==> flow/design.v <==
module control_unit(
    input wire [7:0] instr,          
    input wire [2:0] state,          
    input wire zf,                   
    input wire reset,                
    output reg [2:0] next_state,     
    output reg pc_we,                
    output reg pc_sel,               
    output reg pc_jmp_sel,           
    output reg [3:0] pc_offset,      
    output reg addr_sel,             
    output reg [3:0] addr_offset,    
    output reg mem_sel,              
    output reg mem_we,               
    output reg [2:0] alu_opcode,     
    output reg alu_sel_a,            
    output reg alu_sel_b,            
    output reg alu_we,               
    output reg zf_we,                
    output reg ir_we,                
    output reg a_sel,                
    output reg a_we,                 
    output reg b_sel,                
    output reg b_we,                 
    output reg halt                  
);
    localparam ADD    = 3'b000;
    localparam AND    = 3'b001;
    localparam NOT    = 3'b010;
    localparam LOAD   = 3'b011;
    localparam STORE  = 3'b100;
    localparam JUMP   = 3'b101;
    localparam JUMPz  = 3'b110;
    localparam HALT   = 3'b111;
    localparam FETCH      = 3'b000; 
    localparam DECODE     = 3'b001;
    localparam EXECUTE    = 3'b010;
    localparam MEMORY     = 3'b011;
    localparam WRITEBACK  = 3'b100;
    localparam HALT_STATE = 3'b101;
    localparam IDLE       = 3'b110;
    always @(*) begin
        pc_we = 0;               
        pc_sel = 0;              
        pc_jmp_sel = 0;          
        pc_offset = 4'b0000;     
        addr_sel = 0;            
        addr_offset = 4'b0000;   
        mem_sel = 0;             
        mem_we = 0;              
        alu_opcode = 3'b000;     
        alu_sel_a = 0;           
        alu_sel_b = 0;           
        alu_we = 0;              
        zf_we = 0;               
        ir_we = 0;               
        a_sel = 0;               
        a_we = 0;                
        b_sel = 0;               
        b_we = 0;                
        halt = 0;                
        next_state = FETCH;      
        if (reset) begin
            next_state = FETCH;      
        end
        else begin
            case (state)
                FETCH: begin                     
                    next_state = DECODE;         
                    pc_we = 1;                   
                    ir_we = 1;                   
                end
                DECODE: begin    
                    case (instr[7:5])       
                        ADD, AND, NOT, JUMP, JUMPz: begin
                            next_state = EXECUTE;       
                        end
                        LOAD, STORE: begin
                            next_state = MEMORY;
                        end
                        HALT: begin
                            next_state = HALT_STATE;
                        end
                    endcase
                end
                EXECUTE: begin                           
                    case (instr[7:5])
                        ADD, AND: begin
                            alu_opcode = instr[7:5];     
                            alu_sel_a = instr[3];        
                            alu_sel_b = instr[2];        
                            alu_we = 1;                  
                            zf_we = 1;                   
                            next_state = WRITEBACK;
                        end
                        NOT: begin
                            alu_opcode = instr[7:5];     
                            alu_sel_a = instr[3];        
                            alu_we = 1;                  
                            zf_we = 1;                   
                            next_state = WRITEBACK;
                        end
                        JUMP: begin
                            pc_jmp_sel = instr[4];       
                            pc_offset = instr[3:0];      
                            pc_sel = 1;                  
                            pc_we = 1;                   
                            next_state = IDLE;
                        end
                        JUMPz: begin
                            if (zf == 1) begin
                                pc_jmp_sel = instr[4];   
                                pc_offset = instr[3:0];  
                                pc_sel = 1;              
                                pc_we = 1;               
                            end
                            next_state = IDLE;
                        end
                    endcase
                end
                MEMORY: begin                                    
                    case (instr[7:5])
                        LOAD: begin
                            addr_offset = instr[3:0];    
                            addr_sel = 1;                
                            next_state = WRITEBACK;
                        end
                        STORE: begin
                            addr_offset = instr[3:0];    
                            addr_sel = 1;                
                            mem_sel = instr[4];          
                            mem_we = 1;                  
                            next_state = IDLE;
                        end
                    endcase
                end
                WRITEBACK: begin                         
                    case (instr[7:5])
                        ADD, AND, NOT: begin
                            if (instr[4] == 0) begin
                                a_sel = 1;               
                                a_we = 1;                
                            end else begin
                                b_sel = 1;               
                                b_we = 1;                
                            end
                            next_state = FETCH;
                        end
                        LOAD: begin
                            if (instr[4] == 0) begin
                                a_we = 1;            
                            end else begin
                                b_we = 1;            
                            end
                            next_state = FETCH;
                        end
                    endcase
                end 
                HALT_STATE: begin
                    halt = 1;
                    next_state = HALT_STATE;
                end
                IDLE: begin
                    next_state = FETCH;
                end
            endcase
        end
    end
endmodule
module alu(
    input wire [2:0] opcode,         
    input wire [7:0] a,              
    input wire [7:0] b,              
    output reg [7:0] y,              
    output reg zf                    
);
    localparam ADD = 3'b000;         
    localparam AND = 3'b001;         
    localparam NOT = 3'b010;         
always @(*) begin
    zf = 0;
    case (opcode)
        ADD: begin             
            y = a + b;
        end
        AND: begin              
            y = a & b;
        end
        NOT: begin              
            y = ~a;
        end
        default: begin               
            y = 8'b00000000;
        end
    endcase
    if (y == 8'b00000000) begin
        zf = 1;
    end
end
endmodule
module register #(
    parameter WIDTH = 8
)(
    input wire clk,                  
    input wire rst,                  
    input wire we,                   
    input wire [WIDTH-1:0] d,        
    output reg [WIDTH-1:0] q         
);
    always @(posedge clk) begin      
        if (rst) begin
            q <= {WIDTH{1'b0}};      
        end else if (we) begin
            q <= d;                  
        end
    end
endmodule
module mux_2to1 (
    input wire [7:0] in0,    
    input wire [7:0] in1,    
    input wire sel,          
    output wire [7:0] out    
);
    assign out = sel ? in1 : in0;
endmodule
module adder(
    input wire [7:0] a,
    input wire [7:0] b,
    output wire [7:0] sum
);
    assign sum = a + b;
endmodule
module zext(
    input wire [3:0] in,
    output wire [7:0] out
);
assign out = {4'b0000, in};
endmodule
module cpu_8b(
    input wire clk,
    input wire rst,
    output wire halt,
    output wire mem_we,
    output wire [7:0] mem_addr,
    output wire [7:0] mem_wdata,
    input wire [7:0] mem_rdata
);
    wire [7:0] mem_d_i;
    wire [7:0] mem_d_o;
    assign mem_wdata = mem_d_i;
    assign mem_d_o = mem_rdata;
    wire [2:0] alu_opcode;
    wire [7:0] alu_a;
    wire [7:0] alu_b;
    wire a_we;
    wire [7:0] a_reg_i;
    wire [7:0] a_reg_o;
    wire b_we;
    wire [7:0] b_reg_i;
    wire [7:0] b_reg_o;
    wire alu_we;
    wire [7:0] alu_res_next;
    wire [7:0] alu_res;
    wire zf_we;
    wire zf_next;
    wire zf;
    wire ir_we;
    wire [7:0] instr;
    wire [2:0] next_state;
    wire [2:0] state;
    wire pc_we;
    wire [7:0] pc_next;
    wire [7:0] pc;
    wire alu_sel_a;
    wire alu_sel_b;
    wire a_sel;
    wire b_sel;
    wire mem_sel;
    wire [7:0] offset_addr;
    wire addr_sel;
    wire [7:0] addr_offset_zext;
    wire [3:0] addr_offset;
    wire [3:0] pc_offset;
    wire [7:0] pc_offset_zext;
    wire [7:0] inc_pc;
    wire [7:0] new_pc;
    wire pc_sel;
    wire [7:0] jmp_reg_val;
    wire pc_jmp_sel;
    control_unit cpu_control(
        .instr(instr),
        .state(state),
        .zf(zf),
        .reset(rst),
        .next_state(next_state),
        .pc_we(pc_we),
        .pc_sel(pc_sel),
        .pc_jmp_sel(pc_jmp_sel),
        .pc_offset(pc_offset),
        .addr_sel(addr_sel),
        .addr_offset(addr_offset),
        .mem_sel(mem_sel),
        .mem_we(mem_we),
        .alu_opcode(alu_opcode),
        .alu_sel_a(alu_sel_a),
        .alu_sel_b(alu_sel_b),
        .alu_we(alu_we),
        .zf_we(zf_we),
        .ir_we(ir_we),
        .a_sel(a_sel),
        .a_we(a_we),
        .b_sel(b_sel),
        .b_we(b_we),
        .halt(halt)
    );
    alu alu_unit(
        .opcode(alu_opcode),
        .a(alu_a),
        .b(alu_b),
        .y(alu_res_next),
        .zf(zf_next)
    );
    register #(.WIDTH(8)) a_register(
        .clk(clk),
        .rst(rst),
        .we(a_we),
        .d(a_reg_i),
        .q(a_reg_o)
    );
    register #(.WIDTH(8)) b_register(
        .clk(clk),
        .rst(rst),
        .we(b_we),
        .d(b_reg_i),
        .q(b_reg_o)
    );
    register #(.WIDTH(8)) alu_register(
        .clk(clk),
        .rst(rst),
        .we(alu_we),
        .d(alu_res_next),
        .q(alu_res)
    );
    register #(.WIDTH(1)) zf_register(
        .clk(clk),
        .rst(rst),
        .we(zf_we),
        .d(zf_next),
        .q(zf)
    );
    register #(.WIDTH(8)) instruction_register(
        .clk(clk),
        .rst(rst),
        .we(ir_we),
        .d(mem_d_o),
        .q(instr)
    );
    register #(.WIDTH(3)) state_register(
        .clk(clk),
        .rst(rst),
        .we(1'b1),
        .d(next_state),
        .q(state)
    );
    register #(.WIDTH(8)) program_counter(
        .clk(clk),
        .rst(rst),
        .we(pc_we),
        .d(pc_next),
        .q(pc)
    );
    mux_2to1 alu_a_mux(
        .in0(a_reg_o),
        .in1(b_reg_o),
        .sel(alu_sel_a),
        .out(alu_a)
    );
    mux_2to1 alu_b_mux(
        .in0(a_reg_o),
        .in1(b_reg_o),
        .sel(alu_sel_b),
        .out(alu_b)
    );
    mux_2to1 a_register_mux(
        .in0(mem_d_o),
        .in1(alu_res),
        .sel(a_sel),
        .out(a_reg_i)
    );
    mux_2to1 b_register_mux(
        .in0(mem_d_o),
        .in1(alu_res),
        .sel(b_sel),
        .out(b_reg_i)
    );
    mux_2to1 mem_data_mux(
        .in0(a_reg_o),
        .in1(b_reg_o),
        .sel(mem_sel),
        .out(mem_d_i)
    );
    mux_2to1 mem_addr_mux(
        .in0(pc),
        .in1(offset_addr),
        .sel(addr_sel),
        .out(mem_addr)
    );
    adder addr_adder(
        .a(addr_offset_zext),
        .b(pc),
        .sum(offset_addr)
    );
    zext addr_zext(
        .in(addr_offset),
        .out(addr_offset_zext)
    );
    zext pc_zext(
        .in(pc_offset),
        .out(pc_offset_zext)
    );
    mux_2to1 pc_mux(
        .in0(inc_pc),
        .in1(new_pc),
        .sel(pc_sel),
        .out(pc_next)
    );
    adder inc_pc_adder(
        .a(pc),
        .b(8'b00000001),
        .sum(inc_pc)
    );
    adder new_pc_adder(
        .a(pc_offset_zext),
        .b(jmp_reg_val),
        .sum(new_pc)
    );
    mux_2to1 jump_mux(
        .in0(a_reg_o),
        .in1(b_reg_o),
        .sel(pc_jmp_sel),
        .out(jmp_reg_val)
    );
endmodule
make LEC_CHECK=0 ABC_AREA=1 CAP_MARGIN=20 CORE_ASPECT_RATIO=0.5 CORE_MARGIN=2 CORE_UTILIZATION=60 CTS_CLUSTER_DIAMETER=108 CTS_CLUSTER_SIZE=98 GPL_ROUTABILITY_DRIVEN=1 GPL_TIMING_DRIVEN=1 MAX_ROUTING_LAYER=met4 PLACE_DENSITY_LB_ADDON=0.15 SETUP_SLACK_MARGIN=0.83 SLEW_MARGIN=35 TNS_END_PERCENT=30 finish   # period 5.66 ns
run.sh (not shown) runs the stock make flow with config.mk's settings and CLKGATE_MAP_FILE=.
Next try:
- CORE_ASPECT_RATIO: 0.5 -> default
- CORE_UTILIZATION: 60 -> 62
- CTS_CLUSTER_DIAMETER: 108 -> default
- CTS_CLUSTER_SIZE: 98 -> default
- GPL_ROUTABILITY_DRIVEN: 1 -> default
- GPL_TIMING_DRIVEN: 1 -> default
- MAX_ROUTING_LAYER: met4 -> default
- PLACE_DENSITY_LB_ADDON: 0.15 -> default
- SETUP_SLACK_MARGIN: 0.83 -> default
- SLEW_MARGIN: 35 -> 20
- TNS_END_PERCENT: 30 -> default
- clock period: 5.66 -> 1.99 ns (I/O delays scaled with it)
Now the flow stopped in clock tree synthesis.
Die area went down by 3.6%.
Synthesized area does not change.
Synthesized cell count is unchanged.
